===== constraint.sdc =====
create_clock -name core_clock -period 20.3 [get_ports {clk}]
set_input_delay 4.0600 -clock core_clock [delete_from_list [all_inputs] [get_ports {clk}]]
set_output_delay 4.0600 -clock core_clock [all_outputs]
set_load 0.01 [all_outputs]

===== config.mk =====
export PLATFORM = sky130hd
export DESIGN_NAME = neuron_intra_Nbits
export DESIGN_NICKNAME = neuron_intra_Nbits
export VERILOG_FILES = /design/flow/design.v
export SDC_FILE = /design/flow/constraint.sdc
export NUM_CORES = 4
export LEC_CHECK = 0
export ABC_AREA = 1
export CAP_MARGIN = 5
export CELL_PAD_IN_SITES_DETAIL_PLACEMENT = 2
export CELL_PAD_IN_SITES_GLOBAL_PLACEMENT = 1
export CORE_MARGIN = 6
export CORE_UTILIZATION = 56
export CTS_CLUSTER_SIZE = 74
export GPL_ROUTABILITY_DRIVEN = 0
export HOLD_SLACK_MARGIN = 0.06
export PLACE_DENSITY = 0.64
export SLEW_MARGIN = 20

===== run.sh =====
#!/bin/bash
# the make line also repeats each setting of config.mk as NAME=value (left out here)
make -C /OpenROAD-flow-scripts/flow DESIGN_CONFIG=/design/flow/config.mk WORK_HOME=/design/flow/orfs CLKGATE_MAP_FILE= finish

===== design.v =====
module neuron_intra_Nbits #(
    parameter N = 16,
    parameter N_INPUTS = 16,
    parameter LOG_N_INPUTS = 4  
) (
    input  wire                         clk,
    input  wire                         rst,
    input  wire                         en,
    input  wire signed [N*N_INPUTS-1:0] W,     
    input  wire signed [N*N_INPUTS-1:0] X_N,   
    output reg signed [         N-1:0] Out
);
  wire signed [2*N*N_INPUTS-1:0] prod;
  wire signed [         N-1:0] act_out;
  genvar i;
  generate
    for (i = 0; i < N_INPUTS; i = i + 1) begin : mults
      wire signed [N-1:0] Wi;
      wire signed [N-1:0] Xi;
      assign Wi = W[i*N+:N];
      assign Xi = X_N[i*N+:N];
      assign prod[i*2*N+:2*N] = Wi * Xi;
    end
  endgenerate
  genvar j, k;
  generate
    for (j = 0; j < LOG_N_INPUTS; j = j + 1) begin : ADDER_TREE
      wire signed [2*N*(N_INPUTS >> (j+1))-1:0] sum_stage;
      if(j == 0) begin
        for (k = 0; k < (N_INPUTS >> (j+1)); k = k + 1) begin : STAGE0
          assign sum_stage[2*k*N+:2*N] = prod[2*k*2*N+:2*N] + prod[(2*k+1)*2*N+:2*N];
        end
      end else begin
        for (k = 0; k < (N_INPUTS >> (j+1)); k = k + 1) begin : STAGEJ
          assign sum_stage[2*k*N+:2*N] = ADDER_TREE[j-1].sum_stage[2*k*2*N+:2*N] + ADDER_TREE[j-1].sum_stage[(2*k+1)*2*N+:2*N];
        end
      end
    end
    wire signed [2*N-1:0] sum_all;
    assign sum_all = ADDER_TREE[LOG_N_INPUTS-1].sum_stage;
  endgenerate
  reg signed [2*N-1:0] acc;
  always @(posedge clk or posedge rst) begin
    if (rst) begin
		acc <= 0;
		Out <= 0;
	 end
    else if (en) begin
		acc <= sum_all;
		Out <= act_out;
	 end
  end
  localparam signed [N-1:0] MAX_VAL = {1'b0, {(N-1){1'b1}}};  
  assign act_out = (acc < 0) ? 0 : (acc > MAX_VAL) ? MAX_VAL : acc;
endmodule

==> results of run 1 <==
-- per-stage QoR --
stage                   worst slack [ns]  cell area [um2]  std cells
after floorplan                    6.783           162500      18840
after global placement             4.987           170300      22420
==> deck_impl_summary.md, run 1 <==
Implementation Results

Status
  – Status: stopped before the end
  – Stopped at: detailed placement (3_5_place_dp)
  – Run Error: [ERROR DPL-0033] detailed placement checks failed during check placement.

Synthesis
  – Simple-Gate Area Share: 11.16%
  – Mapped Cells: around 19,000
  – Max-area cell share: 62.12%
  – Yosys stat area: 162,500 um2
  – Top cells by area: fa_1 62%, inv_1 16%, nand2_1 9.8%, ha_1 6.4%, clkbuf_1 2.0%
  – Count leader, synth: inv_1
  – Top logic family: adder cells
  – Xor+xnor area frac: 0.7307%
  – Dominant flop cell: dfrtp_1
  – Yosys cell types: 36
  – Cell type with the largest total area: fa_1
  – Ys Warns: 1
  – AND-OR/OR-AND Cells, Area Fraction: 0.3342%
  – Multiplexer share: 0%
  – Syn avg cell area: 8.624 um2
  – Synthesized area: 162,500 um2
  – Async set or reset register ratio after synthesis: 100.0%
  – Seq share, synth: 0.7392%
  – Syn nets: 25,230
  – Yosys cell count: 18,840
  – Flops after synth: approximately 48
  – Number of enable flip-flop cells: 0
  – Post-Synth Adder-Cell Area: 68.49%
  – Top cells by count: 7,136 x inv_1, 5,042 x fa_1, 4,264 x nand2_1

Floorplan
  – Die height: 550.7 um
  – Die area: approximately 300,000 um2
  – Pre-Place Util: between 50% and 60%
  – Row Count: 197
  – Core area: 288,400 um2
  – Ports: 531
  – Die Wd: 550.7 um

Placement
  – Number of buffers added on ports: 530
==> inputs of run 2 (changes only) <==
ABC_AREA = 0   (was 1)
CAP_MARGIN = 10   (was 5)
CELL_PAD_IN_SITES_DETAIL_PLACEMENT = default   (was 2)
CELL_PAD_IN_SITES_GLOBAL_PLACEMENT = default   (was 1)
CORE_MARGIN = 2   (was 6)
CORE_UTILIZATION = 72   (was 56)
CTS_CLUSTER_SIZE = default   (was 74)
GPL_ROUTABILITY_DRIVEN = default   (was 0)
HOLD_SLACK_MARGIN = default   (was 0.06)
PLACE_DENSITY = default   (was 0.64)
SETUP_SLACK_MARGIN = 2.11   (was default)
TNS_END_PERCENT = 10   (was default)
clock period = 7.39 ns   (was 20.3 ns; I/O delays follow)
==> deck_impl_summary.md, run 2 <==
Run Summary

Clock tree
  – Clock Sinks: 48
  – Clock Tree Root: clkbuf_16
  – CTS tree: yes
  – Cts bufs inserted: 5
  – Max Buffers Root-to-Sink: 2
  – Worst skew pair latency: 0.30 ns
  – Clock slew at reported path FFs: 0.08 ns
  – H-tree Lvls: 2

Global route
  – Overall Global Routing Usage: approximately half
  – First-pass GRT wire length: approximately 800,000 um
  – Vias in the first global route: 133,500
  – M1 GR Usage: 58.45%
  – Initial antenna violation count: 24
  – GRT met3 Usage: approximately a tenth
  – GR Util met2: 76.93%
  – GRT busiest layer: met2
  – Gr ovfl total: 0
  – Largest net degree at the start of global routing: between 40 and 50

Synthesis
  – Seq share, synth: 0.7605% (+0.021 points)
  – Top cells by count: 5,257 x inv_1, 5,042 x fa_1, 2,113 x nand2_1
  – Yosys stat area: 157,900 um2 (-2.8%)
  – Simple-Gate Area Share: 13.10% (+1.9 points)
  – Ys Warns: 1 (unchanged)
  – Multiplexer share: 0.1846% (+0.18 points)
  – Max-area cell share: 63.91% (+1.8 points)
  – Yosys cell count: 16,240 (-14%)
  – Top logic family: adder cells
  – Post-Synth Adder-Cell Area: 70.47% (+2.0 points)
  – Yosys cell types: 41 (+14%)
  – Flops after synth: 48 (unchanged)
  – AND-OR/OR-AND Cells, Area Fraction: 0.4183% (+0.084 points)
  – Async set or reset register ratio after synthesis: 100.0% (unchanged)
  – Top cells by area: fa_1 64%, inv_1 12%, and2_1 7.0%, ha_1 6.6%, nand2_1 5.0%
  – Cell type with the largest total area: fa_1
  – Dominant flop cell: dfrtp_1
  – Mapped Cells: 16,240 (-14%)
  – Syn avg cell area: 9.728 um2 (+13%)
  – Number of enable flip-flop cells: 0 (unchanged)
  – Count leader, synth: inv_1
  – Syn nets: 22,620 (-10%)
  – Synthesized area: 157,900 um2 (-2.8%)
  – Xor+xnor area frac: 1.336% (+0.61 points)

Drt
  – Via count: 118,300
  – Initial drt markers: 10,660
  – Residual DRC: 0
  – DRT antenna net count: 0
  – Wire per inst: between 20 and 30 um
  – Post-Route WL: 526,200 um
  – Pre-antenna DRT Iters: 6
  – Vias per inst: 5.653

Floorplan
  – Die Wd: 472.4 um (-14%)
  – Core area: 217,600 um2 (-25%)
  – Row Count: 171 (-13%)
  – Pre-Place Util: 72.59% (+16 points)
  – Ports: 531 (unchanged)
  – Die height: 472.4 um (-14%)
  – Die area: 223,100 um2 (-26%)

Cells and area
  – Synthesis-to-layout area growth: 15.29%
  – Fin nets: roughly 24,000
  – Non-filler cells, final: 20,920

Critical path
  – CP Launch Type: input pin
  – Bufs and invs on worst path: 9
  – Critical Path RT: around 7.6 ns
  – FF-to-FF path depth: 4
  – CP Depth: 36
  – CP endpoint kind: register
  – Setup crit start: W[24]
  – R2r setup slk: between 5 and 6 ns
  – Critical path peak fanout: 10
  – Most used cell, CP: fa_1
  – Crit path kind: input pin to register
  – Arrival @ worst endpoint: between 10 and 15 ns
  – CP max stage cell: fa_2
  – Cell family with most CP delay: adder cells
  – Slowest cell delay on critical path: 0.71 ns
  – R2R Path End: Out[1]
  – RR Startpoint: acc[19]
  – Capture point of the worst path: acc[31]

Placement
  – Number of buffers added on ports: 530 (unchanged)
  – Placed cell count: 20,830
  – HPWL after detailed placement: between 400,000 and 500,000 um
  – Routability cong.: 1.124

STA
  – Minimum clock period: 11.59 ns
  – Max Freq: between 80 and 90 MHz
  – Min Hold Slack: 0.5076 ns
  – Post-layout period usage: 156.8%
  – Worst setup margin: -4.196 ns
  – RSZ-0062 raised after global routing: true
  – Hold Violations, Final: 0
  – Fin Clk Skew: 0.008015 ns
  – Slew headroom: 47.92%
  – Slew Limit Fails: 0
  – Setup violators final: 30
  – Worst-Margin Slew: 0.7788 ns

Run
  – Tool Warnings: 51
  – Max_cap viols: 0

Status
  – Status: failed layout checks
  – Fail Reasons: negative setup slack

Min path
  – Hold path depth: 1
  – Hold WC Path Type: register to register
  – Hold_sp: acc[24]
  – Worst Hold Endpoint: acc[24]
[run 2: layer usage]
| metal | part of all wire, % | routed length (um) |
|---|---|---|
| met1 | 31 | 165100 |
| met5 | 0.010 | 54 |
| met2 | 46 | 240200 |
| met4 | 13 | 65780 |
| met3 | 10 | 55030 |
[run 2: timing repair]
| item | CTS | global route |
|---|---|---|
| gates cloned | 2 | 1 |
| hold buffers | 0 | 0 |
| setup endpoints to repair | 31 | 31 |
| pin swaps | 165 | 190 |
| buffers inserted | 45 | 22 |
| gates resized | 492 | 265 |
[run 2: area by class of cell]
| cell class | instances | area, um2 |
|---|---|---|
| clock buffers | 5 | 125.1 |
| flip-flops and latches | 48 | 1201 |
| well taps | 2854 | 3571 |
| multi-input cells | 10410 | 136100 |
| fillers | 12800 | 35500 |
| repair buffers | 2332 | 21260 |
| diodes | 16 | 40.04 |
| clock inverters | 2 | 12.51 |
| inverters | 5258 | 19780 |
[run 2: metrics by stage]
step / TNS (ns) / utilization [%] / cell area (um2) / setup slack, ns
2_1_floorplan: -73.38 / - / 158200 / -3.405
3_3_place_gp: -114.68 / 82.72 / 180000 / -4.637
3_5_place_dp: -116.69 / 82.72 / 180000 / -4.724
4_1_cts: -97.88 / 83.28 / 181200 / -4.177
5_1_grt: -105.21 / 83.68 / 182100 / -4.433
6_report: -99.90 / 83.69 / 182100 / -4.196
==> inputs of run 3 (changes only) <==
ABC_AREA = default   (was 0)
CAP_MARGIN = 20   (was 10)
CELL_PAD_IN_SITES_DETAIL_PLACEMENT = 0   (was default)
CELL_PAD_IN_SITES_GLOBAL_PLACEMENT = 2   (was default)
CORE_ASPECT_RATIO = 1.31   (was default)
CORE_UTILIZATION = 59   (was 72)
CTS_CLUSTER_DIAMETER = 138   (was default)
CTS_CLUSTER_SIZE = 19   (was default)
GPL_ROUTABILITY_DRIVEN = 0   (was default)
GPL_TIMING_DRIVEN = 1   (was default)
MAX_ROUTING_LAYER = met4   (was default)
PLACE_DENSITY = 0.56   (was default)
SETUP_SLACK_MARGIN = 3.47   (was 2.11)
SLEW_MARGIN = 40   (was 20)
TNS_END_PERCENT = default   (was 10)
clock period = 13.1 ns   (was 7.39 ns; I/O delays follow)
==> deck_impl_summary.md, run 3 <==
Run Summary

Status
  – Status: complete, no violations

Critical path
  – Cell family with most CP delay: adder cells
  – CP endpoint kind: register
  – Most used cell, CP: fa_1
  – RR Startpoint: acc[19]
  – CP Launch Type: input pin
  – Critical path peak fanout: 12 (+2)
  – Critical Path RT: 13.31 ns (+5.73 ns)
  – Crit path kind: input pin to register
  – R2r setup slk: 10.72 ns (+5.34 ns)
  – Capture point of the worst path: acc[31]
  – Setup crit start: W[159]
  – Slowest cell delay on critical path: 0.68 ns (-0.03 ns)
  – Arrival @ worst endpoint: 12.60 ns (+0.82 ns)
  – CP Depth: 35 (-2.8%)
  – R2R Path End: Out[14]
  – FF-to-FF path depth: 5 (+1)
  – CP max stage cell: fa_2
  – Bufs and invs on worst path: 11 (+2)

Clock tree
  – Clock Tree Root: clkbuf_16
  – Clock Sinks: 48 (unchanged)
  – CTS tree: yes
  – Cts bufs inserted: 5 (unchanged)
  – Max Buffers Root-to-Sink: 2 (unchanged)
  – Clock slew at reported path FFs: 0.08 ns (about the same)
  – H-tree Lvls: 2 (unchanged)
  – Worst skew pair latency: 0.32 ns (+0.02 ns)

Drt
  – Vias per inst: 5.342 (-5.5%)
  – Initial drt markers: 8,341 (-22%)
  – Via count: 114,400 (-3.3%)
  – Pre-antenna DRT Iters: 6 (unchanged)
  – Wire per inst: 25.71 um (+2.2%)
  – Residual DRC: 0 (unchanged)
  – Post-Route WL: 550,500 um (+4.6%)
  – DRT antenna net count: 0 (unchanged)

Global route
  – Overall Global Routing Usage: 43.53% (-6.0 points)
  – Largest net degree at the start of global routing: 49 (unchanged)
  – Initial antenna violation count: 20 (-17%)
  – Gr ovfl total: 0 (unchanged)
  – Vias in the first global route: 128,700 (-3.6%)
  – First-pass GRT wire length: 826,900 um (+3.3%)

STA
  – Worst-Margin Slew: 0.7987 ns (+0.01988 ns)
  – Slew headroom: 46.37% (-1.6 points)
  – Setup TNS: 0 ns (+99.90 ns)
  – Slew Limit Fails: 0 (unchanged)
  – Hold Violations, Final: 0 (unchanged)
  – RSZ-0062 raised after global routing: true
  – Max Freq: 80.75 MHz
  – Minimum clock period: 12.38 ns
  – Post-layout period usage: 94.53% (-62 points)
  – Fin Clk Skew: 0.006336 ns (-0.001679 ns)
  – Setup violators final: 0 (-100%)

Synthesis
  – Async set or reset register ratio after synthesis: 100.0% (unchanged)
  – Flops after synth: 48 (unchanged)
  – Synthesized area: 157,900 um2 (unchanged)
  – Post-Synth Adder-Cell Area: 70.47% (unchanged)
  – Yosys cell types: 41 (unchanged)
  – Number of enable flip-flop cells: 0 (unchanged)
  – Top cells by count: 5,257 x inv_1, 5,042 x fa_1, 2,113 x nand2_1
  – Seq share, synth: 0.7605% (unchanged)
  – Xor+xnor area frac: 1.336% (unchanged)
  – Top cells by area: fa_1 64%, inv_1 12%, and2_1 7.0%, ha_1 6.6%, nand2_1 5.0%
  – Ys Warns: 1 (unchanged)
  – Syn avg cell area: 9.728 um2 (unchanged)
  – Simple-Gate Area Share: 13.10% (unchanged)
  – Mapped Cells: 16,240 (unchanged)
  – Cell type with the largest total area: fa_1
  – Syn nets: 22,620 (unchanged)
  – Max-area cell share: 63.91% (unchanged)
  – Multiplexer share: 0.1846% (unchanged)
  – AND-OR/OR-AND Cells, Area Fraction: 0.4183% (unchanged)
  – Yosys cell count: 16,240 (unchanged)
  – Dominant flop cell: dfrtp_1
  – Count leader, synth: inv_1
  – Yosys stat area: 157,900 um2 (unchanged)
  – Top logic family: adder cells

Floorplan
  – Die Wd: 456.1 um (-3.5%)
  – Ports: 531 (unchanged)
  – Core area: 266,600 um2 (+23%)
  – Die area: 271,900 um2 (+22%)
  – Row Count: 217 (+27%)
  – Pre-Place Util: 59.24% (-13 points)
  – Die height: 596.2 um (+26%)

Run
  – Tool Warnings: 51 (unchanged)
  – Max_cap viols: 0 (unchanged)

Min path
  – Hold_sp: Out[3]
  – Worst Hold Endpoint: Out[3]
  – Hold WC Path Type: register to register
  – Hold path depth: 2 (+1)

Cells and area
  – Synthesis-to-layout area growth: 17.06%
  – Fin nets: 24,280 (-0.66%)
  – Fillers: 21,480 (+68%)

Placement
  – Number of buffers added on ports: 530 (unchanged)
  – HPWL after detailed placement: 487,900 um (+2.4%)
==> run 3: metrics by stage <==
stage | instances | area, um2 | worst slack (ns) | hold slack, ns | utilization (%)
floorplan | 16240 | 159100 | 1.165 | 0.4539 | -
global placement | 20810 | 175800 | -0.2348 | 0.4744 | 65.92
detailed placement | 20810 | 175800 | -0.2692 | 0.4723 | 65.93
CTS | 21370 | 184100 | 0.6736 | 0.4955 | 69.05
global route | 21410 | 184900 | 0.5029 | 0.5091 | 69.34
finish | 21410 | 184900 | 0.7167 | 0.4949 | 69.35
==> run 3: routing by layer <==
layer  GRT usage (%)  vias up  share of wire [%]
met4           31.71        0                 10
met2           70.05     4894                 48
met1           50.09    60520                 34
li1                -    47370                  -
met3           6.496     1598                7.2
met5               -        -                  0
==> run 3: final cells by class <==
cell class	count	area, um2	area share (%)
Multi-Input combinational cell	10410	138200	74.74
Clock buffer	5	125.1	0.06767
Antenna cell	15	37.54	0.02030
Clock inverter	3	68.82	0.03722
Tap cell	3504	4384	2.371
Sequential cell	48	1201	0.6497
Inverter	5258	19810	10.72
Timing Repair Buffer	2171	21070	11.40
==> run 3: repair_timing <==
action	4_1_cts	5_1_grt
resized	2768	282
cloned	49	2
setup endpoints to repair	29	29
pin swaps	928	278
hold buffers	0	0
buffers inserted	499	26
==> inputs of run 4 (changes only) <==
CELL_PAD_IN_SITES_DETAIL_PLACEMENT = default   (was 0)
CELL_PAD_IN_SITES_GLOBAL_PLACEMENT = default   (was 2)
CORE_ASPECT_RATIO = default   (was 1.31)
CORE_UTILIZATION = 72   (was 59)
CTS_CLUSTER_DIAMETER = 231   (was 138)
CTS_CLUSTER_SIZE = 15   (was 19)
GPL_ROUTABILITY_DRIVEN = default   (was 0)
GPL_TIMING_DRIVEN = default   (was 1)
MAX_ROUTING_LAYER = default   (was met4)
PLACE_DENSITY = default   (was 0.56)
PLACE_DENSITY_LB_ADDON = 0.24   (was default)
SETUP_SLACK_MARGIN = 2.89   (was 3.47)
SLEW_MARGIN = 20   (was 40)
==> deck_impl_summary.md, run 4 <==
Run Summary

Global route
  – Overall Global Routing Usage: 51.98% (+8.5 points)
  – Initial antenna violation count: 47 (+140%)
  – Gr ovfl total: 0 (unchanged)
  – First-pass GRT wire length: 833,100 um (+0.75%)
  – Largest net degree at the start of global routing: 49 (unchanged)
  – Vias in the first global route: 136,200 (+5.8%)

STA
  – Slew Limit Fails: 0 (unchanged)
  – Setup violators final: 0 (unchanged)
  – Minimum clock period: 12.88 ns (+0.5005 ns)
  – Min Hold Slack: 0.5013 ns (+0.006394 ns)
  – Slew headroom: 29.00% (-17 points)
  – Hold Violations, Final: 0 (unchanged)
  – Post-layout period usage: 98.35% (+3.8 points)
  – Max Freq: 77.62 MHz (-3.9%)
  – Worst-Margin Slew: 1.062 ns (+0.2631 ns)
  – RSZ-0062 raised after global routing: true
  – Fin Clk Skew: 0.01486 ns (+0.008520 ns)

Run
  – Tool Warnings: 49 (-3.9%)
  – Max_cap viols: 0 (unchanged)

Floorplan
  – Die height: 472.4 um (-21%)
  – Ports: 531 (unchanged)
  – Die Wd: 472.4 um (+3.6%)
  – Core area: 217,600 um2 (-18%)
  – Pre-Place Util: 72.59% (+13 points)
  – Row Count: 171 (-21%)
  – Die area: 223,100 um2 (-18%)

Synthesis
  – Yosys stat area: 157,900 um2 (unchanged)
  – Synthesized area: 157,900 um2 (unchanged)
  – Syn nets: 22,620 (unchanged)
  – Yosys cell types: 41 (unchanged)
  – Flops after synth: 48 (unchanged)
  – Simple-Gate Area Share: 13.10% (unchanged)
  – Cell type with the largest total area: fa_1
  – Post-Synth Adder-Cell Area: 70.47% (unchanged)
  – Xor+xnor area frac: 1.336% (unchanged)
  – AND-OR/OR-AND Cells, Area Fraction: 0.4183% (unchanged)
  – Top cells by area: fa_1 64%, inv_1 12%, and2_1 7.0%, ha_1 6.6%, nand2_1 5.0%
  – Count leader, synth: inv_1
  – Syn avg cell area: 9.728 um2 (unchanged)
  – Mapped Cells: 16,240 (unchanged)
  – Top cells by count: 5,257 x inv_1, 5,042 x fa_1, 2,113 x nand2_1
  – Max-area cell share: 63.91% (unchanged)
  – Number of enable flip-flop cells: 0 (unchanged)
  – Top logic family: adder cells
  – Multiplexer share: 0.1846% (unchanged)
  – Async set or reset register ratio after synthesis: 100.0% (unchanged)
  – Seq share, synth: 0.7605% (unchanged)
  – Dominant flop cell: dfrtp_1
  – Yosys cell count: 16,240 (unchanged)
  – Ys Warns: 1 (unchanged)

Clock tree
  – Max Buffers Root-to-Sink: 2 (unchanged)
  – H-tree Lvls: 2 (unchanged)
  – Clock Sinks: 48 (unchanged)
  – Clock slew at reported path FFs: 0.09 ns (about the same)
  – Cts bufs inserted: 5 (unchanged)
  – Clock Tree Root: clkbuf_16
  – CTS tree: yes
  – Worst skew pair latency: 0.32 ns (about the same)

Critical path
  – RR Startpoint: acc[27]
  – CP Depth: 37 (+5.7%)
  – Capture point of the worst path: acc[31]
  – CP Launch Type: input pin
  – R2R Path End: Out[8]
  – Setup crit start: W[191]
  – CP endpoint kind: register
  – Bufs and invs on worst path: 10 (-1)
  – Critical path peak fanout: 4 (-8)
  – Cell family with most CP delay: adder cells
  – FF-to-FF path depth: 4 (-1)
  – R2r setup slk: 10.68 ns (-0.04 ns)
  – Most used cell, CP: fa_1
  – Arrival @ worst endpoint: 13.10 ns (+0.50 ns)
  – Crit path kind: input pin to register
  – Critical Path RT: 13.31 ns (about the same)
  – CP max stage cell: fa_1
  – Slowest cell delay on critical path: 0.71 ns (+0.03 ns)

Drt
  – Residual DRC: 0 (unchanged)
  – Post-Route WL: 573,600 um (+4.2%)
  – Via count: 122,500 (+7.1%)
  – Vias per inst: 5.950 (+11%)
  – Initial drt markers: 13,380 (+60%)
  – DRT antenna net count: 0 (unchanged)
  – Wire per inst: 27.85 um (+8.3%)
  – Pre-antenna DRT Iters: 9 (+3)

Min path
  – Hold path depth: 2 (unchanged)
  – Hold_sp: Out[13]
  – Worst Hold Endpoint: Out[13]
  – Hold WC Path Type: register to register

Cells and area
  – Non-filler cells, final: 20,600 (-3.8%)
  – Cell area after layout: 181,100 um2 (-2.0%)
  – Synthesis-to-layout area growth: 14.67%
  – Fin nets: 24,100 (-0.75%)

Status
  – Status: complete, no violations

Placement
  – Placed cell count: 20,020 (-3.8%)
  – HPWL after detailed placement: 469,100 um (-3.9%)
  – Routability cong.: 1.137
  – Placed instance area: 173,400 um2 (-1.3%)
  – Number of buffers added on ports: 530 (unchanged)
run 4: final cells by class:
type                       count  area [um2]
fill                       12320       36490
clock inverter                 3       68.82
inverter                    5258       19810
tap                         2854        3571
clock buffer                   5       125.1
antenna                       33       82.58
timing repair buffer        1988       18580
sequential                    48        1201
multi-input combinational  10410      137700
run 4: stage by stage:
stage	utilization [%]	setup TNS, ns	setup slack (ns)
floorplan	-	0	1.165
global route	83.21	-0.05090	-0.05090
global placement	79.71	-0.2210	-0.1713
finish	83.23	0	0.2162
detailed placement	79.71	-0.3377	-0.2316
CTS	82.39	0	0.7115
run 4: what timing repair did:
action                                  in CTS  in global routing
hold buffers                                 0                  0
endpoints found under the setup margin      28                 28
cloned                                      30                 20
pin swaps                                  483                479
resized                                   1729               1000
setup buffers                              380                110
run 4: layer usage:
| layer | track usage (%) | wire (um) | part of all wire (%) |
|---|---|---|---|
| met1 | 60.39 | 171400 | 30 |
| met2 | 80.11 | 255000 | 44 |
| met3 | 11.94 | 69310 | 12 |
| met4 | 49.26 | 77650 | 14 |
| met5 | 0 | 223 | 0.039 |
==> inputs of run 5 (changes only) <==
CAP_MARGIN = 15   (was 20)
CORE_ASPECT_RATIO = 0.71   (was default)
CTS_CLUSTER_DIAMETER = 234   (was 231)
CTS_CLUSTER_SIZE = default   (was 15)
HOLD_SLACK_MARGIN = 0.3   (was default)
MAX_ROUTING_LAYER = met4   (was default)
PLACE_DENSITY_LB_ADDON = default   (was 0.24)
SETUP_SLACK_MARGIN = 2.24   (was 2.89)
clock period = 8.78 ns   (was 13.1 ns; I/O delays follow)
==> deck_impl_summary.md, run 5 <==
Implementation Results

Synthesis
  – Syn nets: 22,620 (unchanged)
  – Post-Synth Adder-Cell Area: 70.47% (unchanged)
  – Seq share, synth: 0.7605% (unchanged)
  – Top cells by count: 5,257 x inv_1, 5,042 x fa_1, 2,113 x nand2_1
  – Cell type with the largest total area: fa_1
  – Xor+xnor area frac: 1.336% (unchanged)
  – Async set or reset register ratio after synthesis: 100.0% (unchanged)
  – Count leader, synth: inv_1
  – Yosys cell types: 41 (unchanged)
  – Ys Warns: 1 (unchanged)
  – AND-OR/OR-AND Cells, Area Fraction: 0.4183% (unchanged)
  – Yosys stat area: 157,900 um2 (unchanged)
  – Yosys cell count: 16,240 (unchanged)
  – Flops after synth: 48 (unchanged)
  – Mapped Cells: 16,240 (unchanged)
  – Top logic family: adder cells
  – Max-area cell share: 63.91% (unchanged)
  – Synthesized area: 157,900 um2 (unchanged)
  – Multiplexer share: 0.1846% (unchanged)
  – Simple-Gate Area Share: 13.10% (unchanged)
  – Dominant flop cell: dfrtp_1
  – Number of enable flip-flop cells: 0 (unchanged)
  – Syn avg cell area: 9.728 um2 (unchanged)
  – Top cells by area: fa_1 64%, inv_1 12%, and2_1 7.0%, ha_1 6.6%, nand2_1 5.0%

Global route
  – Gr ovfl total: 75
  – Overall Global Routing Usage: between 60% and 70%

Status
  – Run Error: [ERROR GRT-0232] Routing congestion too high. Check the congestion heatmap in the GUI.
  – Status: stopped before the end
  – Stopped at: global routing (5_1_grt)

Placement
  – Placed instance area: 180,800 um2 (+4.3%)
  – HPWL after detailed placement: 505,600 um (+7.8%)
  – Placed cell count: 20,860 (+4.2%)
  – Number of buffers added on ports: 530 (unchanged)
  – Routability cong.: 1.086 (-4.5%)

Clock tree
  – Clock Sinks: 48 (unchanged)
  – Max Buffers Root-to-Sink: 2 (unchanged)
  – H-tree Lvls: 2 (unchanged)
  – Hold-fix buffers, CTS: 0 (unchanged)
  – Clock Tree Root: clkbuf_16
  – Cts bufs inserted: 5 (unchanged)

Floorplan
  – Core area: 217,500 um2 (about the same)
  – Die Wd: 559.8 um (+19%)
  – Die height: 398.7 um (-16%)
  – Pre-Place Util: 72.63% (about the same)
  – Die area: 223,200 um2 (about the same)
  – Row Count: 144 (-16%)
  – Ports: 531 (unchanged)
[run 5: stage by stage]
step / util (%) / worst slack, ns
after floorplan: - / -2.291
after global placement: 83.16 / -3.610
after detailed placement: 83.16 / -3.744
after CTS: 85.51 / -2.882
[run 5: repair_timing]
item	in CTS
cloned	34
gates resized	1313
buffers inserted	259
pin swaps	478
endpoints found under the setup margin	30
[run 5: metal layers]
layer / global-route usage (%) / overflow
met1: 73.83 / 5
met2: 81.52 / 49
met3: 46.45 / 2
met4: 48.68 / 19
met5: - / -
==> inputs of run 6 (changes only) <==
CAP_MARGIN = 20   (was 15)
CORE_ASPECT_RATIO = 1.16   (was 0.71)
CORE_MARGIN = 10   (was 2)
CORE_UTILIZATION = 45   (was 72)
CTS_CLUSTER_DIAMETER = 95   (was 234)
CTS_CLUSTER_SIZE = 12   (was default)
HOLD_SLACK_MARGIN = 0.25   (was 0.3)
MAX_ROUTING_LAYER = default   (was met4)
PLACE_DENSITY_LB_ADDON = 0.11   (was default)
SETUP_SLACK_MARGIN = -0.96   (was 2.24)
SLEW_MARGIN = 10   (was 20)
TNS_END_PERCENT = 15   (was default)
clock period = 13.5 ns   (was 8.78 ns; I/O delays follow)
==> deck_impl_summary.md, run 6 <==
Run Summary

Synthesis
  – Syn avg cell area: 9.728 um2 (unchanged)
  – Xor+xnor area frac: 1.336% (unchanged)
  – Max-area cell share: 63.91% (unchanged)
  – Flops after synth: 48 (unchanged)
  – Number of enable flip-flop cells: 0 (unchanged)
  – Async set or reset register ratio after synthesis: 100.0% (unchanged)
  – Ys Warns: 1 (unchanged)
  – Mapped Cells: 16,240 (unchanged)
  – Multiplexer share: 0.1846% (unchanged)
  – AND-OR/OR-AND Cells, Area Fraction: 0.4183% (unchanged)
  – Synthesized area: 157,900 um2 (unchanged)
  – Count leader, synth: inv_1
  – Yosys cell types: 41 (unchanged)
  – Top cells by count: 5,257 x inv_1, 5,042 x fa_1, 2,113 x nand2_1
  – Syn nets: 22,620 (unchanged)
  – Yosys cell count: 16,240 (unchanged)
  – Dominant flop cell: dfrtp_1
  – Cell type with the largest total area: fa_1
  – Top logic family: adder cells
  – Simple-Gate Area Share: 13.10% (unchanged)
  – Top cells by area: fa_1 64%, inv_1 12%, and2_1 7.0%, ha_1 6.6%, nand2_1 5.0%
  – Post-Synth Adder-Cell Area: 70.47% (unchanged)
  – Yosys stat area: 157,900 um2 (unchanged)
  – Seq share, synth: 0.7605% (unchanged)

Drt
  – Initial drt markers: 6,508
  – Vias per inst: 4.940
  – Residual DRC: 0
  – Pre-antenna DRT Iters: 6
  – Wire per inst: 25.64 um
  – Via count: around 110k
  – DRT antenna net count: 0
  – Post-Route WL: 559,500 um

Placement
  – Routability cong.: 1.042 (-4.0%)
  – HPWL after detailed placement: 519,400 um (+2.7%)
  – Placement Setup Slack: -0.4544 ns (+3.290 ns)
  – Number of buffers added on ports: 530 (unchanged)

STA
  – Hold Violations, Final: 0
  – Worst setup margin: -0.2137 ns
  – Slew headroom: roughly a quarter
  – Post-layout period usage: 101.6%
  – Fin Clk Skew: 0.01108 ns
  – Slew Limit Fails: 0
  – Minimum clock period: 13.71 ns
  – Worst-Margin Slew: 1.112 ns
  – Max Freq: 72.92 MHz
  – Setup violators final: 2

Min path
  – Hold WC Path Type: register to register
  – Hold path depth: 2
  – Worst Hold Endpoint: Out[12]
  – Hold_sp: Out[12]

Critical path
  – RR Startpoint: acc[30]
  – CP Depth: 37
  – CP endpoint kind: register
  – Cell family with most CP delay: adder cells
  – FF-to-FF path depth: 4
  – Critical path peak fanout: 16
  – CP Launch Type: input pin
  – Setup crit start: X_N[48]
  – Slowest cell delay on critical path: approximately 0.75 ns
  – Arrival @ worst endpoint: 13.92 ns
  – R2R Path End: Out[4]
  – R2r setup slk: 11.04 ns
  – Most used cell, CP: fa_1
  – Crit path kind: input pin to register
  – Critical Path RT: about 14 ns
  – Capture point of the worst path: acc[31]
  – Bufs and invs on worst path: 10
  – CP max stage cell: fa_1

Cells and area
  – Core Util, Final: between 50% and 60%
  – Fin nets: 23,590
  – Synthesis-to-layout area growth: 11.53%
  – Fillers: 33,360

Clock tree
  – Clock slew at reported path FFs: 0.08 ns
  – Cts bufs inserted: 5 (unchanged)
  – Clock Tree Root: clkbuf_16
  – PostCTS Resize Cnt: 0 (-100%)
  – Hold-fix buffers, CTS: 0 (unchanged)
  – H-tree Lvls: 2 (unchanged)
  – Worst skew pair latency: ~0.32 ns
  – Setup Fix Bufs, Post-CTS: 0 (-100%)
  – CTS tree: yes
  – Clock Sinks: 48 (unchanged)
  – Max Buffers Root-to-Sink: 2 (unchanged)

Floorplan
  – Die height: 658.1 um (+65%)
  – Die area: 375,100 um2 (+68%)
  – Die Wd: 570.1 um (+1.8%)
  – Core area: 349,900 um2 (+61%)
  – Pre-Place Util: 45.14% (-27 points)
  – Ports: 531 (unchanged)
  – Row Count: 234 (+63%)

Global route
  – GR Util met2: 54.24%
  – Largest net degree at the start of global routing: 49
  – First-pass GRT wire length: between 800,000 and 900,000 um
  – Vias in the first global route: around 120k
  – M1 GR Usage: 37.08%
  – GRT met3 Usage: 2.670%
  – Gr ovfl total: 0
  – Initial antenna violation count: 32
  – Overall Global Routing Usage: 30.57%
  – GRT busiest layer: met2

Run
  – Max_cap viols: 0
  – Tool Warnings: 46

Status
  – Status: failed layout checks
  – Fail Reasons: negative setup slack
## run 6: area by class of cell
cell class	instances	area, um2	area share (%)
diodes	12	30.03	0.01705
clock buffers	5	125.1	0.07103
clock inverters	3	68.82	0.03907
inverters	5258	19740	11.20
multi-input cells	10410	135000	76.66
flip-flops and latches	48	1201	0.6819
well taps	4602	5758	3.269
repair buffers	1482	14190	8.053
## run 6: routing by layer
metal	routed length, um	up-vias
met5	147	-
met4	39380	22
met3	23240	781
met2	287200	2857
met1	209500	58170
li1	-	45950
## run 6: per-stage QoR
stage          setup TNS, ns  cells  cell area [um2]  hold slack [ns]
2_1_floorplan              0  16240           157900           0.4537
3_3_place_gp          -1.015  21800           175900           0.4667
3_5_place_dp         -0.9545  21800           175900           0.4698
4_1_cts              -0.1398  21810           176100           0.4894
5_1_grt               -1.398  21810           176100           0.5111
6_report             -0.2619  21820           176200           0.4857
==> inputs of run 7 (changes only) <==
CAP_MARGIN = 15   (was 20)
CELL_PAD_IN_SITES_DETAIL_PLACEMENT = 0   (was default)
CELL_PAD_IN_SITES_GLOBAL_PLACEMENT = 1   (was default)
CORE_ASPECT_RATIO = default   (was 1.16)
CORE_MARGIN = 2   (was 10)
CORE_UTILIZATION = 72   (was 45)
CTS_CLUSTER_DIAMETER = default   (was 95)
CTS_CLUSTER_SIZE = default   (was 12)
GPL_ROUTABILITY_DRIVEN = 1   (was default)
HOLD_SLACK_MARGIN = default   (was 0.25)
MAX_ROUTING_LAYER = met5   (was default)
PLACE_DENSITY_LB_ADDON = default   (was 0.11)
SETUP_SLACK_MARGIN = -0.6   (was -0.96)
SLEW_MARGIN = 20   (was 10)
TNS_END_PERCENT = default   (was 15)
clock period = 9.02 ns   (was 13.5 ns; I/O delays follow)
==> deck_impl_summary.md, run 7 <==
Run Summary

STA
  – Worst-Margin Slew: 1.091 ns (-0.02107 ns)
  – RSZ-0062 raised after global routing: true
  – Max Freq: 85.31 MHz
  – Slew headroom: 27.25% (+1.6 points)
  – Worst setup margin: -2.702 ns (-2.489 ns)
  – Setup violators final: 28 (+26)
  – Setup TNS: -57.73 ns (-57.47 ns)
  – Post-layout period usage: 130.0% (+28 points)
  – Minimum clock period: 11.72 ns
  – Slew Limit Fails: 0 (unchanged)
  – Hold Violations, Final: 0 (unchanged)
  – Fin Clk Skew: 0.01339 ns (+0.002317 ns)

Critical path
  – Bufs and invs on worst path: 6 (-4)
  – RR Startpoint: acc[19]
  – CP max stage cell: fa_2
  – CP Depth: 31 (-16%)
  – R2R Path End: Out[1]
  – Most used cell, CP: fa_1
  – Arrival @ worst endpoint: 11.93 ns (-1.99 ns)
  – CP endpoint kind: register
  – FF-to-FF path depth: 4 (unchanged)
  – Critical path peak fanout: 6 (-10)
  – Crit path kind: input pin to register
  – Critical Path RT: 9.23 ns (-4.48 ns)
  – CP Launch Type: input pin
  – Cell family with most CP delay: adder cells
  – Capture point of the worst path: acc[28]
  – R2r setup slk: 6.28 ns (-4.76 ns)
  – Setup crit start: X_N[221]
  – Slowest cell delay on critical path: 0.65 ns (-0.10 ns)

Drt
  – Wire per inst: 25.23 um (-1.6%)
  – Vias per inst: 5.705 (+15%)
  – DRT antenna net count: 0 (unchanged)
  – Post-Route WL: 525,400 um (-6.1%)
  – Residual DRC: 0 (unchanged)
  – Via count: 118,800 (+10%)
  – Initial drt markers: 11,430 (+76%)
  – Pre-antenna DRT Iters: 9 (+3)

Cells and area
  – Non-filler cells, final: 20,820 (-4.6%)
  – Fillers: 13,220 (-60%)
  – Multi-input logic area: 137,300 um2 (+1.7%)
  – Register area: 1201 um2 (unchanged)
  – Fin nets: 24,330 (+3.2%)
  – Synthesis-to-layout area growth: 14.89%

Synthesis
  – Mapped Cells: 16,240 (unchanged)
  – Async set or reset register ratio after synthesis: 100.0% (unchanged)
  – Top cells by count: 5,257 x inv_1, 5,042 x fa_1, 2,113 x nand2_1
  – Max-area cell share: 63.91% (unchanged)
  – Top logic family: adder cells
  – Syn avg cell area: 9.728 um2 (unchanged)
  – Multiplexer share: 0.1846% (unchanged)
  – AND-OR/OR-AND Cells, Area Fraction: 0.4183% (unchanged)
  – Count leader, synth: inv_1
  – Xor+xnor area frac: 1.336% (unchanged)
  – Flops after synth: 48 (unchanged)
  – Synthesized area: 157,900 um2 (unchanged)
  – Post-Synth Adder-Cell Area: 70.47% (unchanged)
  – Syn nets: 22,620 (unchanged)
  – Yosys cell types: 41 (unchanged)
  – Ys Warns: 1 (unchanged)
  – Yosys stat area: 157,900 um2 (unchanged)
  – Top cells by area: fa_1 64%, inv_1 12%, and2_1 7.0%, ha_1 6.6%, nand2_1 5.0%
  – Yosys cell count: 16,240 (unchanged)
  – Simple-Gate Area Share: 13.10% (unchanged)
  – Cell type with the largest total area: fa_1
  – Number of enable flip-flop cells: 0 (unchanged)
  – Seq share, synth: 0.7605% (unchanged)
  – Dominant flop cell: dfrtp_1

Placement
  – Number of buffers added on ports: 530 (unchanged)
  – Placed cell count: 20,810 (-4.5%)
  – HPWL after detailed placement: 464,300 um (-11%)
  – Routability cong.: 1.166 (+12%)

Global route
  – Overall Global Routing Usage: 49.03% (+18 points)
  – First-pass GRT wire length: 794,100 um (-5.1%)
  – Vias in the first global route: 132,500 (+7.0%)
  – Largest net degree at the start of global routing: 49 (unchanged)
  – Initial antenna violation count: 33 (+3.1%)
  – Gr ovfl total: 0 (unchanged)

Min path
  – Hold_sp: acc[7]
  – Hold WC Path Type: register to register
  – Worst Hold Endpoint: acc[7]
  – Hold path depth: 1 (-1)

Clock tree
  – Clock slew at reported path FFs: 0.08 ns (about the same)
  – H-tree Lvls: 2 (unchanged)
  – Cts bufs inserted: 5 (unchanged)
  – Clock Sinks: 48 (unchanged)
  – Clock Tree Root: clkbuf_16
  – CTS tree: yes
  – Hold-fix buffers, CTS: 0 (unchanged)
  – Worst skew pair latency: 0.32 ns (about the same)
  – Max Buffers Root-to-Sink: 2 (unchanged)

Floorplan
  – Row Count: 171 (-27%)
  – Core area: 217,600 um2 (-38%)
  – Die height: 472.4 um (-28%)
  – Pre-Place Util: 72.59% (+27 points)
  – Ports: 531 (unchanged)
  – Die area: 223,100 um2 (-41%)
  – Die Wd: 472.4 um (-17%)

Status
  – Fail Reasons: negative setup slack
  – Status: failed layout checks

Run
  – Max_cap viols: 0 (unchanged)
  – Tool Warnings: 51 (+11%)
run 7: final cells by class:
| cell class | instances | area share [%] |
|---|---|---|
| diodes | 19 | 0.02620 |
| clock buffers | 5 | 0.06895 |
| clock inverters | 3 | 0.03792 |
| inverters | 5258 | 10.90 |
| multi-input cells | 10410 | 75.68 |
| flip-flops and latches | 48 | 0.6619 |
| well taps | 2854 | 1.968 |
| repair buffers | 2226 | 10.66 |
run 7: timing repair:
| item | in CTS | in global routing |
|---|---|---|
| pin swaps | 358 | 430 |
| hold endpoints to repair | 0 | 0 |
| endpoints found under the setup margin | 28 | 27 |
| gates resized | 1322 | 842 |
| buffers inserted | 76 | 75 |
| gates cloned | 9 | 5 |
run 7: routing by layer:
| layer | routed length, um | part of all wire (%) | GRT usage [%] | up-vias |
|---|---|---|---|---|
| li1 | - | - | - | 47480 |
| met1 | 163800 | 31 | 57.99 | 60920 |
| met2 | 238700 | 45 | 76.24 | 7815 |
| met3 | 60090 | 11 | 12.03 | 2541 |
| met4 | 62580 | 12 | 41.32 | 20 |
| met5 | 126 | 0.024 | 0 | - |
run 7: per-stage QoR:
stage | hold slack, ns | util [%] | setup slack, ns | cell area (um2)
detailed placement | 0.4682 | 82.71 | -3.355 | 180000
floorplan | 0.4539 | - | -2.099 | 158800
global placement | 0.4655 | 82.71 | -3.264 | 180000
finish | 0.4957 | 83.39 | -2.702 | 181500
global route | 0.5036 | 83.38 | -2.891 | 181400
CTS | 0.4866 | 83.17 | -2.617 | 181000
==> inputs of run 8 (changes only) <==
CAP_MARGIN = 20   (was 15)
CORE_UTILIZATION = 64   (was 72)
SETUP_SLACK_MARGIN = 1.87   (was -0.6)
clock period = 13.9 ns   (was 9.02 ns; I/O delays follow)
==> deck_impl_summary.md, run 8 <==
Run Summary

Synthesis
  – Count leader, synth: inv_1
  – Xor+xnor area frac: 1.336% (unchanged)
  – Seq share, synth: 0.7605% (unchanged)
  – Multiplexer share: 0.1846% (unchanged)
  – Yosys stat area: 157,900 um2 (unchanged)
  – Cell type with the largest total area: fa_1
  – Mapped Cells: 16,240 (unchanged)
  – Number of enable flip-flop cells: 0 (unchanged)
  – Async set or reset register ratio after synthesis: 100.0% (unchanged)
  – Top cells by count: 5,257 x inv_1, 5,042 x fa_1, 2,113 x nand2_1
  – Yosys cell count: 16,240 (unchanged)
  – Simple-Gate Area Share: 13.10% (unchanged)
  – Max-area cell share: 63.91% (unchanged)
  – Dominant flop cell: dfrtp_1
  – Ys Warns: 1 (unchanged)
  – Syn avg cell area: 9.728 um2 (unchanged)
  – AND-OR/OR-AND Cells, Area Fraction: 0.4183% (unchanged)
  – Post-Synth Adder-Cell Area: 70.47% (unchanged)
  – Yosys cell types: 41 (unchanged)
  – Syn nets: 22,620 (unchanged)
  – Flops after synth: 48 (unchanged)
  – Synthesized area: 157,900 um2 (unchanged)
  – Top cells by area: fa_1 64%, inv_1 12%, and2_1 7.0%, ha_1 6.6%, nand2_1 5.0%
  – Top logic family: adder cells

Floorplan
  – Row Count: 182 (+6.4%)
  – Die height: 500.8 um (+6.0%)
  – Die Wd: 500.8 um (+6.0%)
  – Core area: 245,700 um2 (+13%)
  – Die area: 250,800 um2 (+12%)
  – Ports: 531 (unchanged)
  – Pre-Place Util: 64.28% (-8.3 points)

Critical path
  – Crit path kind: input pin to register
  – Most used cell, CP: fa_1
  – CP Launch Type: input pin
  – Critical path peak fanout: 9 (+3)
  – RR Startpoint: acc[19]
  – CP max stage cell: fa_2
  – Arrival @ worst endpoint: 12.74 ns (+0.81 ns)
  – FF-to-FF path depth: 4 (unchanged)
  – Capture point of the worst path: acc[29]
  – CP Depth: 33 (+6.5%)
  – Setup crit start: X_N[220]
  – Bufs and invs on worst path: 8 (+2)
  – Critical Path RT: 14.13 ns (+4.90 ns)
  – Slowest cell delay on critical path: 0.69 ns (+0.04 ns)
  – Cell family with most CP delay: adder cells
  – R2r setup slk: 11.64 ns (+5.36 ns)
  – CP endpoint kind: register
  – R2R Path End: Out[5]

Placement
  – Routability cong.: 1.131 (-3.0%)
  – Number of buffers added on ports: 530 (unchanged)
  – Placed cell count: 20,000 (-3.9%)
  – HPWL after detailed placement: 464,400 um (about the same)
  – Placed instance area: 169,600 um2 (-5.8%)

Clock tree
  – Clock slew at reported path FFs: 0.10 ns (+0.02 ns)
  – Cts bufs inserted: 5 (unchanged)
  – Clock Tree Root: clkbuf_16
  – Clock Sinks: 48 (unchanged)
  – Max Buffers Root-to-Sink: 2 (unchanged)
  – H-tree Lvls: 2 (unchanged)
  – Worst skew pair latency: 0.33 ns (about the same)
  – CTS tree: yes

Run
  – Max_cap viols: 0 (unchanged)
  – Tool Warnings: 51 (unchanged)

Cells and area
  – Register area: 1201 um2 (unchanged)
  – Fin nets: 23,510 (-3.4%)
  – Multi-input logic area: 136,600 um2 (-0.50%)
  – Synthesis-to-layout area growth: 10.05%
  – Non-filler cells, final: 20,360 (-2.2%)
  – Fillers: 19,660 (+49%)
  – Cell area after layout: 173,800 um2 (-4.2%)
  – Core Util, Final: 70.74% (-13 points)

STA
  – Slew Limit Fails: 0 (unchanged)
  – Slew headroom: 41.82% (+15 points)
  – Hold Violations, Final: 0 (unchanged)
  – Max Freq: 79.91 MHz
  – Worst-Margin Slew: 0.8701 ns (-0.2211 ns)
  – Setup violators final: 0 (-100%)
  – Setup TNS: 0 ns (+57.73 ns)
  – Post-layout period usage: 90.03% (-40 points)
  – Fin Clk Skew: 0.02609 ns (+0.01270 ns)
  – RSZ-0062 raised after global routing: true
  – Minimum clock period: 12.51 ns

Global route
  – GR Util met2: 68.93% (-7.3 points)
  – Largest net degree at the start of global routing: 49 (unchanged)
  – GRT met3 Usage: 6.833% (-5.2 points)
  – Vias in the first global route: 121,900 (-8.0%)
  – GRT busiest layer: met2
  – Gr ovfl total: 0 (unchanged)
  – Initial antenna violation count: 31 (-6.1%)
  – First-pass GRT wire length: 778,500 um (-2.0%)
  – Overall Global Routing Usage: 43.23% (-5.8 points)
  – M1 GR Usage: 54.56% (-3.4 points)

Drt
  – DRT antenna net count: 0 (unchanged)
  – Via count: 110,700 (-6.8%)
  – Wire per inst: 25.50 um (+1.1%)
  – Post-Route WL: 519,300 um (-1.2%)
  – Initial drt markers: 8,699 (-24%)
  – Pre-antenna DRT Iters: 7 (-2)
  – Residual DRC: 0 (unchanged)
  – Vias per inst: 5.437 (-4.7%)

Min path
  – Hold_sp: acc[7]
  – Hold WC Path Type: register to register
  – Worst Hold Endpoint: acc[7]
  – Hold path depth: 1 (unchanged)

Status
  – Status: complete, no violations
## run 8: through the flow
step	hold slack, ns	worst slack (ns)
finish	0.4866	1.386
CTS	0.4888	1.274
detailed placement	0.4737	0.1934
floorplan	0.4537	1.780
global route	0.5171	1.225
global placement	0.4672	0.2905
## run 8: cell type report
| type | count | area share (%) |
|---|---|---|
| Inverter | 5258 | 11.40 |
| Multi-Input combinational cell | 10410 | 78.62 |
| Antenna cell | 20 | 0.02879 |
| Tap cell | 3220 | 2.318 |
| Sequential cell | 48 | 0.6911 |
| Clock inverter | 3 | 0.03959 |
| Timing Repair Buffer | 1399 | 6.834 |
| Clock buffer | 5 | 0.07199 |
## run 8: what timing repair did
action | 4_1_cts | 5_1_grt
pin swaps | 228 | 388
setup buffers | 169 | 141
endpoints found under the hold margin | 0 | 0
resized | 1652 | 1214
gates cloned | 11 | 8
hold buffers | 0 | 0
setup endpoints to repair | 22 | 20
## run 8: per-layer routing
layer	wire, um	vias up	part of all wire, %
met5	76	-	0.015
met3	43730	1356	8.4
met2	243600	5346	47
met4	50400	12	9.7
li1	-	45800	-
met1	181500	58180	35
==> inputs of run 9 (changes only) <==
CAP_MARGIN = 15   (was 20)
CELL_PAD_IN_SITES_GLOBAL_PLACEMENT = 0   (was 1)
CORE_UTILIZATION = 72   (was 64)
CTS_CLUSTER_SIZE = 37   (was default)
HOLD_SLACK_MARGIN = 0.3   (was default)
SETUP_SLACK_MARGIN = -0.6   (was 1.87)
SLEW_MARGIN = 40   (was 20)
TNS_END_PERCENT = 40   (was default)
clock period = 8.38 ns   (was 13.9 ns; I/O delays follow)
==> deck_impl_summary.md, run 9 <==
Run Summary

Status
  – Status: failed layout checks
  – Fail Reasons: negative setup slack

Drt
  – Wire per inst: 26.02 um (+2.0%)
  – Post-Route WL: 541,300 um (+4.2%)
  – Vias per inst: 5.748 (+5.7%)
  – DRT antenna net count: 0 (unchanged)
  – Residual DRC: 0 (unchanged)
  – Via count: 119,600 (+8.0%)
  – Initial drt markers: 12,030 (+38%)
  – Pre-antenna DRT Iters: 6 (-1)

Global route
  – Initial antenna violation count: 27 (-13%)
  – Largest net degree at the start of global routing: 49 (unchanged)
  – First-pass GRT wire length: 812,900 um (+4.4%)
  – Overall Global Routing Usage: 50.39% (+7.2 points)
  – Vias in the first global route: 135,600 (+11%)
  – Gr ovfl total: 0 (unchanged)

Clock tree
  – Clock Tree Root: clkbuf_16
  – Hold-fix buffers, CTS: 0 (unchanged)
  – Clock Sinks: 48 (unchanged)
  – Clock slew at reported path FFs: 0.09 ns (about the same)
  – Cts bufs inserted: 5 (unchanged)
  – Max Buffers Root-to-Sink: 2 (unchanged)
  – H-tree Lvls: 2 (unchanged)
  – Worst skew pair latency: 0.33 ns (about the same)
  – CTS tree: yes

Critical path
  – CP Depth: 34 (+3.0%)
  – CP max stage cell: fa_2
  – Most used cell, CP: fa_1
  – CP endpoint kind: register
  – Crit path kind: input pin to register
  – R2R Path End: Out[12]
  – FF-to-FF path depth: 5 (+1)
  – Bufs and invs on worst path: 9 (+1)
  – RR Startpoint: acc[30]
  – R2r setup slk: 6.43 ns (-5.21 ns)
  – CP Launch Type: input pin
  – Arrival @ worst endpoint: 12.02 ns (-0.72 ns)
  – Cell family with most CP delay: adder cells
  – Critical path peak fanout: 12 (+3)
  – Setup crit start: W[255]
  – Critical Path RT: 8.60 ns (-5.53 ns)
  – Slowest cell delay on critical path: 0.66 ns (-0.03 ns)
  – Capture point of the worst path: acc[31]

Synthesis
  – Cell type with the largest total area: fa_1
  – Flops after synth: 48 (unchanged)
  – Post-Synth Adder-Cell Area: 70.47% (unchanged)
  – Synthesized area: 157,900 um2 (unchanged)
  – Top cells by area: fa_1 64%, inv_1 12%, and2_1 7.0%, ha_1 6.6%, nand2_1 5.0%
  – Top cells by count: 5,257 x inv_1, 5,042 x fa_1, 2,113 x nand2_1
  – Simple-Gate Area Share: 13.10% (unchanged)
  – Syn nets: 22,620 (unchanged)
  – Seq share, synth: 0.7605% (unchanged)
  – Yosys cell count: 16,240 (unchanged)
  – Ys Warns: 1 (unchanged)
  – Dominant flop cell: dfrtp_1
  – Syn avg cell area: 9.728 um2 (unchanged)
  – Max-area cell share: 63.91% (unchanged)
  – Yosys cell types: 41 (unchanged)
  – Number of enable flip-flop cells: 0 (unchanged)
  – Top logic family: adder cells
  – Count leader, synth: inv_1
  – Xor+xnor area frac: 1.336% (unchanged)
  – Yosys stat area: 157,900 um2 (unchanged)
  – AND-OR/OR-AND Cells, Area Fraction: 0.4183% (unchanged)
  – Mapped Cells: 16,240 (unchanged)
  – Multiplexer share: 0.1846% (unchanged)
  – Async set or reset register ratio after synthesis: 100.0% (unchanged)

STA
  – Worst setup margin: -3.414 ns (-4.800 ns)
  – Slew headroom: 41.54% (-0.28 points)
  – Worst-Margin Slew: 0.8768 ns (+0.006744 ns)
  – Slew Limit Fails: 0 (unchanged)
  – Max Freq: 84.79 MHz
  – Post-layout period usage: 140.7% (+51 points)
  – RSZ-0062 raised after global routing: true
  – Hold Violations, Final: 0 (unchanged)
  – Setup TNS: -72.67 ns (-72.67 ns)
  – Min Hold Slack: 0.4890 ns (+0.002344 ns)
  – Setup violators final: 29 (+29)
  – Minimum clock period: around 12 ns
  – Fin Clk Skew: 0.01673 ns (-0.009359 ns)

Min path
  – Hold WC Path Type: register to register
  – Hold_sp: acc[7]
  – Hold path depth: 1 (unchanged)
  – Worst Hold Endpoint: acc[7]

Cells and area
  – Core Util, Final: 83.22% (+12 points)
  – Fin nets: 24,320 (+3.4%)
  – Synthesis-to-layout area growth: 14.65%

Floorplan
  – Row Count: 171 (-6.0%)
  – Die Wd: 472.4 um (-5.7%)
  – Ports: 531 (unchanged)
  – Die area: 223,100 um2 (-11%)
  – Core area: 217,600 um2 (-11%)
  – Pre-Place Util: 72.59% (+8.3 points)
  – Die height: 472.4 um (-5.7%)

Placement
  – Number of buffers added on ports: 530 (unchanged)
  – HPWL after detailed placement: 483,200 um (+4.0%)
  – Placement Setup Slack: -3.886 ns (-4.080 ns)
  – Routability cong.: 1.126 (-0.51%)

Run
  – Max_cap viols: 0 (unchanged)
  – Tool Warnings: 52 (+2.0%)
## run 9: what timing repair did
action,CTS,global route
resized,774,609
setup buffers,42,46
pin swaps,242,271
cloned,3,8
setup endpoints to repair,29,29
## run 9: stage by stage
stage          cell area (um2)  instances
2_1_floorplan           158400      16240
3_3_place_gp            179800      20800
3_5_place_dp            179800      20800
4_1_cts                 180200      20770
5_1_grt                 181100      20790
6_report                181100      20800
## run 9: final cells by class
| class | instances | area [um2] |
|---|---|---|
| clock buffers | 5 | 125.1 |
| clock inverters | 3 | 25.02 |
| well taps | 2854 | 3571 |
| inverters | 5258 | 19780 |
| diodes | 17 | 42.54 |
| flip-flops and latches | 48 | 1201 |
| repair buffers | 2209 | 19860 |
| multi-input cells | 10410 | 136500 |
| fillers | 12360 | 36520 |
## run 9: per-layer routing
layer	vias up	share of wire, %	routed length, um	GRT usage [%]
li1	47430	-	-	-
met1	61000	31	166700	58.48
met2	8262	46	246400	78.90
met3	2862	11	58880	11.52
met4	12	13	69170	45.15
met5	-	0.028	149	0.4543
==> inputs of run 10 (changes only) <==
CAP_MARGIN = 20   (was 15)
CELL_PAD_IN_SITES_DETAIL_PLACEMENT = default   (was 0)
CELL_PAD_IN_SITES_GLOBAL_PLACEMENT = default   (was 0)
CORE_UTILIZATION = 40   (was 72)
CTS_CLUSTER_SIZE = default   (was 37)
GPL_ROUTABILITY_DRIVEN = default   (was 1)
HOLD_SLACK_MARGIN = default   (was 0.3)
MAX_ROUTING_LAYER = default   (was met5)
SETUP_SLACK_MARGIN = 2.6   (was -0.6)
SLEW_MARGIN = 20   (was 40)
TNS_END_PERCENT = default   (was 40)
clock period = 13.3 ns   (was 8.38 ns; I/O delays follow)
==> deck_impl_summary.md, run 10 <==
Run Summary

Status
  – Status: complete, no violations

Clock tree
  – H-tree Lvls: 2 (unchanged)
  – Clock Tree Root: clkbuf_16
  – Clock slew at reported path FFs: 0.07 ns (-0.02 ns)
  – CTS tree: yes
  – Hold-fix buffers, CTS: 0 (unchanged)
  – Worst skew pair latency: 0.32 ns (about the same)
  – Clock Sinks: 48 (unchanged)
  – Cts bufs inserted: 5 (unchanged)
  – Max Buffers Root-to-Sink: 2 (unchanged)

Global route
  – Overall Global Routing Usage: 28.08% (-22 points)
  – Gr ovfl total: 0 (unchanged)
  – Initial antenna violation count: 53 (+96%)
  – Vias in the first global route: 124,400 (-8.3%)
  – First-pass GRT wire length: 816,300 um (+0.43%)
  – Largest net degree at the start of global routing: 49 (unchanged)

STA
  – Slew Limit Fails: 0 (unchanged)
  – Max Freq: about 80 MHz
  – Worst setup margin: 0.7306 ns (+4.145 ns)
  – Worst-Margin Slew: 0.9985 ns (+0.1216 ns)
  – Min Hold Slack: 0.4945 ns (+0.005585 ns)
  – Setup violators final: 0 (-100%)
  – Post-layout period usage: 94.51% (-46 points)
  – Hold Violations, Final: 0 (unchanged)
  – RSZ-0062 raised after global routing: true
  – Minimum clock period: 12.57 ns
  – Fin Clk Skew: 0.004656 ns (-0.01207 ns)
  – Slew headroom: 33.24% (-8.3 points)

Floorplan
  – Row Count: 230 (+35%)
  – Core area: 392,800 um2 (+81%)
  – Die area: 399,900 um2 (+79%)
  – Ports: 531 (unchanged)
  – Pre-Place Util: 40.21% (-32 points)
  – Die Wd: 632.4 um (+34%)
  – Die height: 632.4 um (+34%)

Synthesis
  – Async set or reset register ratio after synthesis: 100.0% (unchanged)
  – Dominant flop cell: dfrtp_1
  – Max-area cell share: 63.91% (unchanged)
  – Yosys cell count: 16,240 (unchanged)
  – Yosys stat area: 157,900 um2 (unchanged)
  – Top cells by count: 5,257 x inv_1, 5,042 x fa_1, 2,113 x nand2_1
  – Ys Warns: 1 (unchanged)
  – Top cells by area: fa_1 64%, inv_1 12%, and2_1 7.0%, ha_1 6.6%, nand2_1 5.0%
  – Flops after synth: 48 (unchanged)
  – AND-OR/OR-AND Cells, Area Fraction: 0.4183% (unchanged)
  – Yosys cell types: 41 (unchanged)
  – Cell type with the largest total area: fa_1
  – Mapped Cells: 16,240 (unchanged)
  – Number of enable flip-flop cells: 0 (unchanged)
  – Xor+xnor area frac: 1.336% (unchanged)
  – Multiplexer share: 0.1846% (unchanged)
  – Syn avg cell area: 9.728 um2 (unchanged)
  – Synthesized area: 157,900 um2 (unchanged)
  – Syn nets: 22,620 (unchanged)
  – Seq share, synth: 0.7605% (unchanged)
  – Simple-Gate Area Share: 13.10% (unchanged)
  – Post-Synth Adder-Cell Area: 70.47% (unchanged)
  – Count leader, synth: inv_1
  – Top logic family: adder cells

Min path
  – Hold_sp: Out[5]
  – Worst Hold Endpoint: Out[5]
  – Hold path depth: 2 (+1)
  – Hold WC Path Type: register to register

Critical path
  – R2r setup slk: 10.82 ns (+4.39 ns)
  – Slowest cell delay on critical path: 0.59 ns (-0.07 ns)
  – Bufs and invs on worst path: 8 (-1)
  – R2R Path End: Out[5]
  – CP Launch Type: input pin
  – Capture point of the worst path: acc[31]
  – CP max stage cell: fa_2
  – Crit path kind: input pin to register
  – Most used cell, CP: fa_1
  – CP Depth: 35 (+2.9%)
  – Critical Path RT: 13.51 ns (+4.91 ns)
  – Cell family with most CP delay: adder cells
  – CP endpoint kind: register
  – Critical path peak fanout: 10 (-2)
  – Setup crit start: X_N[204]
  – FF-to-FF path depth: 4 (-1)
  – RR Startpoint: acc[19]
  – Arrival @ worst endpoint: 12.78 ns (+0.76 ns)

Placement
  – Placed instance area: 176,900 um2 (-1.6%)
  – Number of buffers added on ports: 530 (unchanged)
  – HPWL after detailed placement: 488,600 um (+1.1%)
  – Routability cong.: 1.052 (-6.5%)
  – Placed cell count: 22,400 (+7.7%)
  – Placement Setup Slack: -0.06652 ns (+3.820 ns)

Cells and area
  – Fin nets: 24,050 (-1.1%)
  – Cell area after layout: 184,100 um2 (+1.6%)
  – Non-filler cells, final: 22,910 (+10%)
  – Fillers: 37,460 (+200%)
  – Synthesis-to-layout area growth: 16.53%
  – Core Util, Final: 46.85% (-36 points)

Run
  – Max_cap viols: 0 (unchanged)
  – Tool Warnings: 50 (-3.8%)

Drt
  – Via count: 111,200 (-7.0%)
  – DRT antenna net count: 0 (unchanged)
  – Vias per inst: 4.852 (-16%)
  – Initial drt markers: 8,015 (-33%)
  – WL met2: 268,300 um (+8.9%)
  – Residual DRC: 0 (unchanged)
  – Post-Route WL: 543,400 um (+0.39%)
  – Top Layer Used: met5
  – WL met1: 208,600 um (+25%)
  – Pre-antenna DRT Iters: 6 (unchanged)
  – Wire per inst: 23.72 um (-8.8%)
  – WL met3: 32,380 um (-45%)
==> run 10: cell type report <==
class / count / area [um2] / share of cell area (%)
sequential: 48 / 1201 / 0.6526
timing repair buffer: 1940 / 18960 / 10.30
multi-input combinational: 10410 / 137300 / 74.63
inverter: 5258 / 19770 / 10.74
clock inverter: 2 / 38.79 / 0.02107
clock buffer: 6 / 138.9 / 0.07546
tap: 5220 / 6531 / 3.549
antenna: 26 / 65.06 / 0.03535
==> run 10: repair_timing <==
item	CTS	global route
pin swaps	493	265
setup endpoints to repair	28	27
gates resized	1680	525
cloned	46	4
buffers inserted	359	66
==> run 10: layer usage <==
layer / global-route usage (%) / vias up
met2: 48.03 / 3949
li1: - / 46910
met5: 0 / -
met1: 35.90 / 59390
met4: 13.22 / 18
met3: 2.800 / 888
==> run 10: metrics by stage <==
stage	setup TNS, ns
floorplan	0
global placement	-0.1075
detailed placement	-0.06652
global route	0
CTS	0
finish	0
